==> run a: inputs <==
==> flow/design.v <==
module mac #(
	parameter N = 16,  
	parameter Q = 12  
	)(
	input logic clk, sclr, ce,
	input logic [N-1:0] a_i, b_i, 
	input logic [N*2-1:0] c_i,
	output logic [N*2-1:0] r_o
	);
	always_ff @(posedge clk or posedge sclr) begin
		if (sclr) r_o <= 'd0;
		else if (ce) begin
				r_o <= (a_i * b_i + c_i);  
			end
	end
endmodule
module variable_shift_register #(parameter WIDTH = 8, parameter SIZE = 3)(
	input logic clk, rst, ce,
	input logic [WIDTH-1:0] data_i,
	output logic [WIDTH-1:0] data_o
	);
	logic [WIDTH-1:0] sh_r [SIZE-1:0];  
	generate 
	genvar i;
	for (i = 0; i < SIZE; i = i + 1) begin : for_loop
		always_ff @(posedge clk or posedge rst) begin
			if (rst) sh_r[i] <= 'd0; 
			else begin
				if (ce) begin
					if (i == 'd0) sh_r[i] <= data_i;
					else sh_r[i] <= sh_r[i - 1];
				end
			end
		end
	end : for_loop
	endgenerate
	assign data_o = sh_r[SIZE - 1];
endmodule
`timescale 1ns / 1ps
module convolver #(
	parameter n = 8'h0a,	 
	parameter k = 8'h03,  
	parameter s = 1,  
	parameter BL = 16,  
	parameter Q = 12  
	)(
	input logic clk,
	input logic rst,
	input logic ce,
	input logic [BL-1:0] activation,
	input logic [(k*k)*BL-1:0] weight1,
	output logic [31:0] conv_op,
	output logic valid_conv,
	output logic end_conv
	);
	logic [31:0] count1;  
	logic [31:0] count2;  
	logic [31:0] count3;  
	logic [31:0] row_count;  
	logic en1, en2, en3;  
	logic [BL-1:0] weight [0:k*k-1];
	generate
		genvar j;
		for (j = 0; j < k*k; j = j + 1) begin : for_loop
			assign weight[j][BL-1:0] = weight1[BL*j +: BL];
		end : for_loop
	endgenerate
	logic [BL*2-1:0] tmp [k*k+1:0];
	assign tmp[0] = 32'h00000000;
	generate
	genvar i;
	for (i = 0; i < k*k; i = i + 1) begin : for_loop1
		if ((i+1) % k == 0) begin 					 
			if (i == k*k - 1) begin 				 
				mac #(.N(BL), .Q(Q)) MAC0(
					.clk(clk),
					.sclr(rst),
					.ce(ce),
					.a_i(activation),
					.b_i(weight[i]),
					.c_i(tmp[i]),
					.r_o(conv_op)
				);
			end
			else begin
				logic [BL*2-1:0] tmp2;
				mac #(.N(BL), .Q(Q)) MAC1(
					.clk(clk),
					.sclr(rst),
					.ce(ce),
					.a_i(activation),
					.b_i(weight[i]),
					.c_i(tmp[i]),
					.r_o(tmp2)
				);
				variable_shift_register #(.WIDTH(BL*2), .SIZE(n-k)) SR(
					.clk(clk),
					.rst(rst),
					.ce(ce),
					.data_i(tmp2),
					.data_o(tmp[i+1])
					);
			end
		end
		else begin
			mac #(.N(BL), .Q(Q)) MAC2(
					.clk(clk),
					.sclr(rst),
					.ce(ce),
					.a_i(activation),
					.b_i(weight[i]),
					.c_i(tmp[i]),
					.r_o(tmp[i+1])
				);
		end
	end : for_loop1
	endgenerate
	always_ff @(posedge clk) begin
		if (rst) begin
			count1 <= 0;
			count2 <= 0;
			count3 <= 0;
			row_count <= 0;
			en1 <= 0;
			en2 <= 1;
			en3 <= 0;
		end
		else if (ce) begin
		if (ce) begin
			if (count1 == (k-1)*n + k - 1) begin  
				count1 <= count1 + 1'b1;
				en1 <= 1'b1;
			end
			else count1 <= count1 + 1'b1;
		end
		if (en1 && en2) begin
			if (count2 == n - k) begin
				count2 <= 0;
				en2 <= 0;
				row_count <= row_count + 1'b1;
			end
			else count2 <= count2 + 1'b1;
		end
		if(~en2) begin
			if(count3 == k-2) begin
				count3<=0;
				en2 <= 1'b1;
			end
		else
			count3 <= count3 + 1'b1;
		end
		if((((count2 + 1) % s == 0) && (row_count % s == 0))
			||(count3 == k-2)&&(row_count % s == 0)
			||(count1 == (k-1)*n+k-1))
		begin                                                                                                                        
			en3 <= 1;                                                                                                                             
		end
		else 
			en3 <= 0;
		end
	end
	assign end_conv = (count1>= n*n+2) ? 1'b1 : 1'b0;
	assign valid_conv = (en1&&en2&&en3);
endmodule
==> flow/run.sh <==
#!/bin/bash
# the make line also repeats each setting of config.mk as NAME=value (left out here)
make -C /OpenROAD-flow-scripts/flow DESIGN_CONFIG=/design/flow/config.mk WORK_HOME=/design/flow/orfs CLKGATE_MAP_FILE= finish
==> flow/config.mk <==
export PLATFORM = sky130hd
export DESIGN_NAME = convolver
export DESIGN_NICKNAME = convolver
export VERILOG_FILES = /design/flow/design.v
export SDC_FILE = /design/flow/constraint.sdc
export NUM_CORES = 4
export LEC_CHECK = 0
export CAP_MARGIN = 20
export CELL_PAD_IN_SITES_DETAIL_PLACEMENT = 2
export CELL_PAD_IN_SITES_GLOBAL_PLACEMENT = 1
export CORE_ASPECT_RATIO = 1.29
export CORE_MARGIN = 2
export CORE_UTILIZATION = 64
export CTS_CLUSTER_DIAMETER = 266
export GPL_ROUTABILITY_DRIVEN = 0
export GPL_TIMING_DRIVEN = 0
export MAX_ROUTING_LAYER = met4
export MIN_ROUTING_LAYER = met2
export PLACE_DENSITY_LB_ADDON = 0.02
export SETUP_SLACK_MARGIN = -0.07
export SLEW_MARGIN = 20
==> flow/constraint.sdc <==
create_clock -name core_clock -period 7.51 [get_ports {clk}]
set_input_delay 1.5020 -clock core_clock [delete_from_list [all_inputs] [get_ports {clk}]]
set_output_delay 1.5020 -clock core_clock [all_outputs]
set_load 0.01 [all_outputs]
==> inputs of run b, as changes to run a <==
CELL_PAD_IN_SITES_DETAIL_PLACEMENT = unset   (was 2)
CELL_PAD_IN_SITES_GLOBAL_PLACEMENT = unset   (was 1)
CORE_ASPECT_RATIO = unset   (was 1.29)
CORE_UTILIZATION = 72   (was 64)
CTS_CLUSTER_DIAMETER = unset   (was 266)
GPL_ROUTABILITY_DRIVEN = unset   (was 0)
GPL_TIMING_DRIVEN = unset   (was 0)
MAX_ROUTING_LAYER = unset   (was met4)
MIN_ROUTING_LAYER = unset   (was met2)
PLACE_DENSITY_LB_ADDON = unset   (was 0.02)
SETUP_SLACK_MARGIN = unset   (was -0.07)
==> flow/constraint.sdc (replaced) <==
create_clock -name core_clock -period 6.46 [get_ports {clk}]
set_input_delay 1.2920 -clock core_clock [delete_from_list [all_inputs] [get_ports {clk}]]
set_output_delay 1.2920 -clock core_clock [all_outputs]
set_load 0.01 [all_outputs]
==> datasheet_impl.txt <==
Implementation parameters

Parameter                              Value

Final layout
  Number of nets in the final layout .................. 16574

Run status
  Failing layout criteria .................... negative setup slack
  Outcome .................. finished with violations

Global route
  Layer with the highest usage after global routing .................. met2

Timing
  Smallest setup slack after layout .................. -941 ps
  Setup Viol. Count Final .................. 80
  Final hold violation count .................. 0

Yosys
  Post-synth tally of flip-flops with integrated enable .................. 0
  List of most frequent post-synthesis cells .................. inv_1, fa_1, nand2_1
  Library cells used by synthesis .................. 87

Die
  FP Core Util .................. 0.727
  Width of the chip .................. 404 um
  Die outline height .................. 404 um

Place
  Buffers added on ports .................. 196
# the run above: run b

==> datasheet_impl.txt <==
Summary of implementation characteristics

Parameter                              Value

Die
  Die outline height .................. 486 um
  FP Core Util .................. 0.645

Run status
  Outcome .................. aborted with a tool error
  Error .................. [ERROR DPL-0033] detailed placement checks failed during check placement.
  Last flow stage reached .................. 3_5_place_dp

Yosys
  List of most frequent post-synthesis cells .................. inv_1, fa_1, nand2_1
  Library cells used by synthesis .................. 87
# the run above: run a

